==> flow/design.v (excerpt) <==
module CORDIC_Top (
    input clk,
    input [31:0] target,
	 output [31:0] cos_x
);
	wire sign_intermediate[0:6];
	wire USE_SIN_intermediate[0:6];
	wire [32:0] angle_intermediate[0:6];
	wire [32:0] x_intermediate[0:6];
	wire [32:0] y_intermediate[0:6];
	wire [32:0] target_intermediate[0:6];
	wire [32:0] arctan[0:13];
	wire [7:0] ite[0:6];
	wire [32:0] x_init = 33'b01;
	wire [32:0] y_init = 33'b001;
	assign arctan[0]  = 33'b000011111010110110111011000000000;
	assign arctan[1]  = 33'b000001111111010101101110101010000;
	assign arctan[2]  = 33'b000000111111111010101011011110000;
	assign arctan[3]  = 33'b000000011111111111010101010111000;
	assign arctan[4]  = 33'b000000001111111111111010101010110;
	assign arctan[5]  = 33'b000000000111111111111111010101011;
	assign arctan[6]  = 33'b000000000011111111111111111010110;
	assign arctan[7]  = 33'b000000000001111111111111111111011;
	assign arctan[8]  = 33'b000000000000111111111111111111111;
	assign arctan[9]  = 33'b000000000000100000000000000000000;
	assign arctan[10] = 33'b000000000000010000000000000000000;
	assign arctan[11] = 33'b000000000000001000000000000000000;
	assign arctan[12] = 33'b000000000000000100000000000000000;
	assign arctan[13] = 33'b000000000000000010000000000000000;
	assign ite[0]  = 8'b00100011;
	assign ite[1]  = 8'b01000101;
	assign ite[2]  = 8'b01100111;
	assign ite[3]  = 8'b10001001;
	assign ite[4]  = 8'b10101011;
	assign ite[5]  = 8'b11001101;
	assign ite[6]  = 8'b11101111;
	reg init_sign;
	reg USE_SIN;
	wire [32:0] init_angle = 33'b000111011010110001100111000000000;
	reg [32:0] ext_target;
	reg [32:0] fin_target;
	always @* begin
		ext_target = { 1'b0 , target};
		USE_SIN = 0;
		if (ext_target > init_angle) begin
			if (ext_target > 33'b00111) begin
  ...
For scale: ~570 flip-flops, about 65 I/O pins, ~61000 sq um of cells after synthesis.
Settings: LEC_CHECK=0, CAP_MARGIN=0, CELL_PAD_IN_SITES_DETAIL_PLACEMENT=1, CELL_PAD_IN_SITES_GLOBAL_PLACEMENT=1, CORE_MARGIN=2, CORE_UTILIZATION=27, HOLD_SLACK_MARGIN=-0.1, MAX_ROUTING_LAYER=met4, SLEW_MARGIN=40, TNS_END_PERCENT=35; clock period 17.3 ns.
run.sh (not shown) runs the stock make flow with config.mk's settings and CLKGATE_MAP_FILE=.
Change:
- CAP_MARGIN: 0 -> 20
- CELL_PAD_IN_SITES_DETAIL_PLACEMENT: 1 -> default
- CELL_PAD_IN_SITES_GLOBAL_PLACEMENT: 1 -> default
- CORE_UTILIZATION: 27 -> 72
- HOLD_SLACK_MARGIN: -0.1 -> default
- MAX_ROUTING_LAYER: met4 -> default
- SLEW_MARGIN: 40 -> 20
- TNS_END_PERCENT: 35 -> 10
- clock period: 17.3 -> 6.94 ns (I/O delays scaled with it)
After rerunning:
- Now the flow failed in clock tree synthesis
- synthesized area does not change
- synthesized cell count stays the same
- die area fell by about 60%
Change:
- CORE_UTILIZATION: 72 -> 40
- TNS_END_PERCENT: 10 -> default
- clock period: 6.94 -> 9.79 ns (I/O delays scaled with it)
Result:
- This time the run finished clean
- die area goes up by well over a third
- synthesized area is unchanged
- synthesized cell count stays the same
Change:
- CORE_UTILIZATION: 40 -> 72
- CTS_CLUSTER_SIZE: default -> 43
- SETUP_SLACK_MARGIN: default -> -0.57
- clock period: 9.79 -> 7.14 ns (I/O delays scaled with it)
Effect: The changed run died in clock tree synthesis, error DPL-0033. Die size fell by 44%. Synthesized area does not change. Synthesized cell count is unchanged.
Change:
- CTS_CLUSTER_SIZE: 43 -> default
- PLACE_DENSITY: default -> 0.67
- SETUP_SLACK_MARGIN: -0.57 -> default
- clock period: 7.14 -> 9.45 ns (I/O delays scaled with it)
Result:
- The changed run produced a clean layout
- area after synthesis is unchanged
- die area stays the same
- synthesized cell count does not change
Change:
- CORE_UTILIZATION: 72 -> 40
- PLACE_DENSITY: 0.67 -> default
- clock period: 9.45 -> 10.0 ns (I/O delays scaled with it)
=> Sequential cell count stays the same; clock skew shrinks by 0.011 ns; die size grows by 79%.

CORDIC_Top again, from the RTL that the note above started with.
Settings: LEC_CHECK=0, CAP_MARGIN=20, CELL_PAD_IN_SITES_GLOBAL_PLACEMENT=0, CORE_MARGIN=2, CORE_UTILIZATION=72, CTS_CLUSTER_DIAMETER=378, CTS_CLUSTER_SIZE=40, GPL_ROUTABILITY_DRIVEN=1, MAX_ROUTING_LAYER=met4, PLACE_DENSITY_LB_ADDON=0.0, SETUP_SLACK_MARGIN=2.14, SLEW_MARGIN=20, TNS_END_PERCENT=5; clock period 7.7 ns.
The baseline aborted during 5_1_grt.
Rerun with:
--- a/flow/config.mk
+++ b/flow/config.mk
@@ -9 +8,0 @@
-export CELL_PAD_IN_SITES_GLOBAL_PLACEMENT = 0
@@ -12,6 +11,2 @@
-export CTS_CLUSTER_DIAMETER = 378
-export CTS_CLUSTER_SIZE = 40
-export GPL_ROUTABILITY_DRIVEN = 1
-export MAX_ROUTING_LAYER = met4
-export PLACE_DENSITY_LB_ADDON = 0.0
-export SETUP_SLACK_MARGIN = 2.14
+export PLACE_DENSITY = 0.67
+export SETUP_SLACK_MARGIN = 1.41
==> flow/constraint.sdc (replaced) <==
create_clock -name core_clock -period 9.45 [get_ports {clk}]
set_input_delay 1.8900 -clock core_clock [delete_from_list [all_inputs] [get_ports {clk}]]
set_output_delay 1.8900 -clock core_clock [all_outputs]
set_load 0.01 [all_outputs]
The new run went through all stages and came out clean.
Area after synthesis is unchanged.
Die size does not change.
Synthesized cell count stays the same.
Rerun with:
--- a/flow/config.mk
+++ b/flow/config.mk
@@ -11,2 +11,2 @@
-export PLACE_DENSITY = 0.67
-export SETUP_SLACK_MARGIN = 1.41
+export PLACE_DENSITY_LB_ADDON = 0.0
+export SETUP_SLACK_MARGIN = 2.56
@@ -14 +13,0 @@
-export TNS_END_PERCENT = 5
==> flow/constraint.sdc (replaced) <==
create_clock -name core_clock -period 8.94 [get_ports {clk}]
set_input_delay 1.7880 -clock core_clock [delete_from_list [all_inputs] [get_ports {clk}]]
set_output_delay 1.7880 -clock core_clock [all_outputs]
set_load 0.01 [all_outputs]
After rerunning: Now the flow reached the layout checks and failed them: setup timing. Non-clock buffer count increases by 282. Cell count increases by a few percent. Count of clock-buffer cells in the layout decreases by 5. Synthesized cell count is unchanged. Wire length increases by about a fifth. Cell area increases by a few percent. First-iteration DRC count increases by a quarter to a third. Sequential cell count is unchanged.
Rerun with:
--- a/flow/config.mk
+++ b/flow/config.mk
@@ -11,2 +11 @@
-export PLACE_DENSITY_LB_ADDON = 0.0
-export SETUP_SLACK_MARGIN = 2.56
+export PLACE_DENSITY_LB_ADDON = 0.01
==> flow/constraint.sdc (replaced) <==
create_clock -name core_clock -period 8.98 [get_ports {clk}]
set_input_delay 1.7960 -clock core_clock [delete_from_list [all_inputs] [get_ports {clk}]]
set_output_delay 1.7960 -clock core_clock [all_outputs]
set_load 0.01 [all_outputs]
=>
- The changed run finished but fails on setup timing
- global-route usage shrinks by 1.8 points
- register-to-register slack degrades by 0.08 ns
- die area does not change
- via count shrinks by 7.8%
- synthesized area is unchanged
- routed wire length shrinks by 15%
- non-clock buffer count shrinks by 222
- hold slack hardly moves
- cell area shrinks by 7.4%

Setup of maple:
CORDIC_Top again, from the RTL that the note above started with.
Settings: LEC_CHECK=0, CAP_MARGIN=20, CELL_PAD_IN_SITES_GLOBAL_PLACEMENT=3, CORE_MARGIN=3, CORE_UTILIZATION=35, CTS_CLUSTER_SIZE=28, GPL_ROUTABILITY_DRIVEN=1, MAX_ROUTING_LAYER=met4, PLACE_DENSITY_LB_ADDON=0.04, SLEW_MARGIN=20, TNS_END_PERCENT=5; clock period 10.6 ns.
## Diff of input files: juniper against maple
--- a/flow/config.mk
+++ b/flow/config.mk
@@ -7,11 +7,13 @@
 export LEC_CHECK = 0
 export CAP_MARGIN = 20
-export CELL_PAD_IN_SITES_GLOBAL_PLACEMENT = 3
+export CELL_PAD_IN_SITES_GLOBAL_PLACEMENT = 0
 export CORE_MARGIN = 3
-export CORE_UTILIZATION = 35
+export CORE_UTILIZATION = 72
+export CTS_CLUSTER_DIAMETER = 340
 export CTS_CLUSTER_SIZE = 28
 export GPL_ROUTABILITY_DRIVEN = 1
 export MAX_ROUTING_LAYER = met4
 export PLACE_DENSITY_LB_ADDON = 0.04
+export SETUP_SLACK_MARGIN = 2.34
 export SLEW_MARGIN = 20
-export TNS_END_PERCENT = 5
+export TNS_END_PERCENT = 100
==> flow/constraint.sdc <==
create_clock -name core_clock -period 7.86 [get_ports {clk}]
set_input_delay 1.5720 -clock core_clock [delete_from_list [all_inputs] [get_ports {clk}]]
set_output_delay 1.5720 -clock core_clock [all_outputs]
set_load 0.01 [all_outputs]
--- outcome ---
Status(juniper) = ERROR, stage = global routing (5_1_grt). Changes observed in juniper relative to maple: total placed cells including tap cells now sits lower, H-tree level count now sits lower, post-place instance area now sits higher, post-place setup slack now sits lower. Of maple and juniper, the run reporting the lower floorplan die width was juniper. Number of buffers created by CTS, juniper vs maple: down by more than half. Summary of juniper over maple: global placer's final weighted congestion rose 12%; die size fell about 50%.
The inputs of garnet differ from those of juniper as listed below.
--- a/flow/config.mk
+++ b/flow/config.mk
@@ -8,12 +8,11 @@
 export CAP_MARGIN = 20
 export CELL_PAD_IN_SITES_GLOBAL_PLACEMENT = 0
-export CORE_MARGIN = 3
+export CORE_MARGIN = 2
 export CORE_UTILIZATION = 72
-export CTS_CLUSTER_DIAMETER = 340
-export CTS_CLUSTER_SIZE = 28
+export CTS_CLUSTER_SIZE = 52
 export GPL_ROUTABILITY_DRIVEN = 1
 export MAX_ROUTING_LAYER = met4
-export PLACE_DENSITY_LB_ADDON = 0.04
-export SETUP_SLACK_MARGIN = 2.34
+export PLACE_DENSITY_LB_ADDON = 0.01
+export SETUP_SLACK_MARGIN = -0.62
 export SLEW_MARGIN = 20
-export TNS_END_PERCENT = 100
+export TNS_END_PERCENT = 65
==> flow/constraint.sdc <==
create_clock -name core_clock -period 8.03 [get_ports {clk}]
set_input_delay 1.6060 -clock core_clock [delete_from_list [all_inputs] [get_ports {clk}]]
set_output_delay 1.6060 -clock core_clock [all_outputs]
set_load 0.01 [all_outputs]
Notes after the runs:
Status garnet: flow complete, layout not clean - setup timing
juniper did not finish: a tool error stopped it during global routing (5_1_grt).
Against juniper, garnet reports a placed instance count that is higher.
The higher number of setup buffers added after CTS of garnet and juniper is in juniper.
The floorplan utilization of garnet falls short of that of juniper by 0.69 points.
The number of buffers inserted during clock tree synthesis in juniper is 0.36 times that in garnet.
garnet against juniper: number of cells in Yosys stat now sits at about the same level; number of rows in the core area now sits higher; post-placement cell area now sits lower; final weighted congestion in routability-driven placement now sits at about the same level.
Per the comparison of garnet with juniper, estimated wirelength of the detail-placed design went down by about 2%; height of the chip went down by about 0.7%.
In the floorplan summary, garnet is listed with a die area less than that of juniper.
The inputs of willow differ from those of garnet as listed below.
--- a/flow/config.mk
+++ b/flow/config.mk
@@ -9,10 +9,9 @@
 export CELL_PAD_IN_SITES_GLOBAL_PLACEMENT = 0
 export CORE_MARGIN = 2
-export CORE_UTILIZATION = 72
-export CTS_CLUSTER_SIZE = 52
+export CORE_UTILIZATION = 71
+export CTS_CLUSTER_SIZE = 40
 export GPL_ROUTABILITY_DRIVEN = 1
 export MAX_ROUTING_LAYER = met4
-export PLACE_DENSITY_LB_ADDON = 0.01
-export SETUP_SLACK_MARGIN = -0.62
+export PLACE_DENSITY_LB_ADDON = 0.04
 export SLEW_MARGIN = 20
-export TNS_END_PERCENT = 65
+export TNS_END_PERCENT = 5
==> flow/constraint.sdc <==
create_clock -name core_clock -period 7.7 [get_ports {clk}]
set_input_delay 1.5400 -clock core_clock [delete_from_list [all_inputs] [get_ports {clk}]]
set_output_delay 1.5400 -clock core_clock [all_outputs]
set_load 0.01 [all_outputs]
[willow] routability congestion estimate fell about 1.5% relative to garnet
FAIL willow @ global routing (5_1_grt): tool exited with error
Per the comparison of willow with garnet, die span in x shows an increase of about 0.7%, area of the chip now sits higher, port buffer count level, area of placed instances went up by 2500 um2.
Between willow and garnet, the difference in synthesized cell count is negligible.

Starting RTL as in the previous note.
Settings: LEC_CHECK=0, ABC_AREA=1, CAP_MARGIN=10, CELL_PAD_IN_SITES_DETAIL_PLACEMENT=1, CELL_PAD_IN_SITES_GLOBAL_PLACEMENT=1, CORE_ASPECT_RATIO=0.68, CORE_MARGIN=10, CORE_UTILIZATION=27, GPL_ROUTABILITY_DRIVEN=0, HOLD_SLACK_MARGIN=0.12, MAX_ROUTING_LAYER=met4, SLEW_MARGIN=40, TNS_END_PERCENT=15; clock period 17.3 ns.
The baseline finished with timing, DRC and antenna clean.
==> next run, changes <==
- CAP_MARGIN: 10 -> 20
- CELL_PAD_IN_SITES_DETAIL_PLACEMENT: 1 -> default
- CELL_PAD_IN_SITES_GLOBAL_PLACEMENT: 1 -> default
- CORE_ASPECT_RATIO: 0.68 -> default
- CORE_MARGIN: 10 -> 2
- CORE_UTILIZATION: 27 -> 72
- CTS_CLUSTER_DIAMETER: default -> 399
- CTS_CLUSTER_SIZE: default -> 95
- GPL_ROUTABILITY_DRIVEN: 0 -> default
- HOLD_SLACK_MARGIN: 0.12 -> default
- MAX_ROUTING_LAYER: met4 -> default
- SLEW_MARGIN: 40 -> 20
- TNS_END_PERCENT: 15 -> default
- clock period: 17.3 -> 6.92 ns (I/O delays scaled with it)
Now the flow failed in global routing with GRT-0232.
Die size goes down by well over a third.
Synthesized area stays the same.
Synthesized cell count stays the same.

== run A ==
Starting RTL as in the previous note.
export LEC_CHECK = 0
export CAP_MARGIN = 20
export CELL_PAD_IN_SITES_GLOBAL_PLACEMENT = 3
export CORE_MARGIN = 3
export CORE_UTILIZATION = 35
export CTS_CLUSTER_SIZE = 62
export GPL_ROUTABILITY_DRIVEN = 1
export GPL_TIMING_DRIVEN = 0
export HOLD_SLACK_MARGIN = -0.05
export MAX_ROUTING_LAYER = met4
export PLACE_DENSITY_LB_ADDON = 0.04
export SLEW_MARGIN = 20
export TNS_END_PERCENT = 5
create_clock -name core_clock -period 10.6 [get_ports {clk}]
Setup changes, run A to run B
# run A
export LEC_CHECK = 0
export CAP_MARGIN = 20
export CELL_PAD_IN_SITES_GLOBAL_PLACEMENT = 3
export CORE_MARGIN = 3
export CORE_UTILIZATION = 35
export CTS_CLUSTER_SIZE = 62
export GPL_ROUTABILITY_DRIVEN = 1
export GPL_TIMING_DRIVEN = 0
export HOLD_SLACK_MARGIN = -0.05
export MAX_ROUTING_LAYER = met4
export PLACE_DENSITY_LB_ADDON = 0.04
export SLEW_MARGIN = 20
export TNS_END_PERCENT = 5
create_clock -name core_clock -period 10.6 [get_ports {clk}]
# run B
export LEC_CHECK = 0
export CAP_MARGIN = 20
export CORE_MARGIN = 2
export CORE_UTILIZATION = 40
export SLEW_MARGIN = 20
create_clock -name core_clock -period 5.56 [get_ports {clk}]
Results
- | run B | all stages done | FAIL | negative setup slack |
- No stage failed in run A, and the final checks on the layout all came back clean.
- A worst setup path category of flop to flop is what run B shows, while flop to output port belongs to run A.
- Looking at start point of the critical path, the stage7.y_q[3] result is from run A; the stage3.sign_q one comes from run B.
- The number of nets at the end of the flow of run B exceeds that of run A by 2831.
- Taking run B over run A, the post-cts gate resize count ratio works out to 6.7.
- Compared with run A, in run B number of rows in the core area shrank by about 6%; via count grew by 11858; number of standard cells after synthesis held steady.
- Run B: wire length higher than run A
- When the final numbers for run B and run A were put side by side, the post-CTS setup repair buffer count turned out to be smaller in run A.
The inputs of run C differ from those of run B as listed below.
# run B
export LEC_CHECK = 0
export CAP_MARGIN = 20
export CORE_MARGIN = 2
export CORE_UTILIZATION = 40
export SLEW_MARGIN = 20
create_clock -name core_clock -period 5.56 [get_ports {clk}]
# run C
export LEC_CHECK = 0
export CAP_MARGIN = 20
export CORE_MARGIN = 2
export CORE_UTILIZATION = 72
export CTS_CLUSTER_DIAMETER = 362
export SLEW_MARGIN = 20
create_clock -name core_clock -period 9.18 [get_ports {clk}]
Results
Run C reached the final stage; the timing, DRC and antenna checks on its layout passed.
In run C relative to run B, via count had gone down by more than 10%.
Run C vs. run B: number of buffers outside the clock class in the layout went down; largest incremental delay on the critical path picked up an extra 0.45 ns; height of the chip lower.
Worst setup slack, run B and run C: larger value in run C
For the first-pass GRT wire length, run C came in 53000 µm lower than run B did.
Taking run B as the reference, in run C clock latency of the later-clocked register in the worst-skew pair fell 0.02 ns; area added between synthesis and finish fell 44 points.
The inputs of run D differ from those of run C as listed below.
# run C
export LEC_CHECK = 0
export CAP_MARGIN = 20
export CORE_MARGIN = 2
export CORE_UTILIZATION = 72
export CTS_CLUSTER_DIAMETER = 362
export SLEW_MARGIN = 20
create_clock -name core_clock -period 9.18 [get_ports {clk}]
# run D
export LEC_CHECK = 0
export CAP_MARGIN = 20
export CORE_MARGIN = 2
export CORE_UTILIZATION = 72
export CTS_CLUSTER_DIAMETER = 362
export SETUP_SLACK_MARGIN = 2.64
export SLEW_MARGIN = 20
export TNS_END_PERCENT = 5
create_clock -name core_clock -period 9.18 [get_ports {clk}]
Any difference in area taken by flip-flops and latches between run D and run C is small enough to ignore. Run D vs run C — via total after detailed routing rose 4.6%. Run D against run C: arrival time reported for the critical path endpoint went up by 0.04 ns. Final worst slack | run D below run C. Delay of the slowest cell on the worst path was higher in the run labelled run C. NOTE: routed wire length on met2 in run D exceeds that of run C.
diff inputs: run D => run E
# run D
export LEC_CHECK = 0
export CAP_MARGIN = 20
export CORE_MARGIN = 2
export CORE_UTILIZATION = 72
export CTS_CLUSTER_DIAMETER = 362
export SETUP_SLACK_MARGIN = 2.64
export SLEW_MARGIN = 20
export TNS_END_PERCENT = 5
create_clock -name core_clock -period 9.18 [get_ports {clk}]
# run E
export LEC_CHECK = 0
export CAP_MARGIN = 20
export CORE_MARGIN = 2
export CORE_UTILIZATION = 72
export PLACE_DENSITY = 0.35
export SETUP_SLACK_MARGIN = 2.44
export SLEW_MARGIN = 20
create_clock -name core_clock -period 9.45 [get_ports {clk}]
### Flow results
Looking at the logs for run D and run E, the single run that did not finish was run E. When run E is set beside run D, its worst setup slack after placement turns out to be 0.17 ns larger. Summary of run E over run D: routability congestion estimate now sits at about the same level, detailed placer's ending HPWL now sits higher.
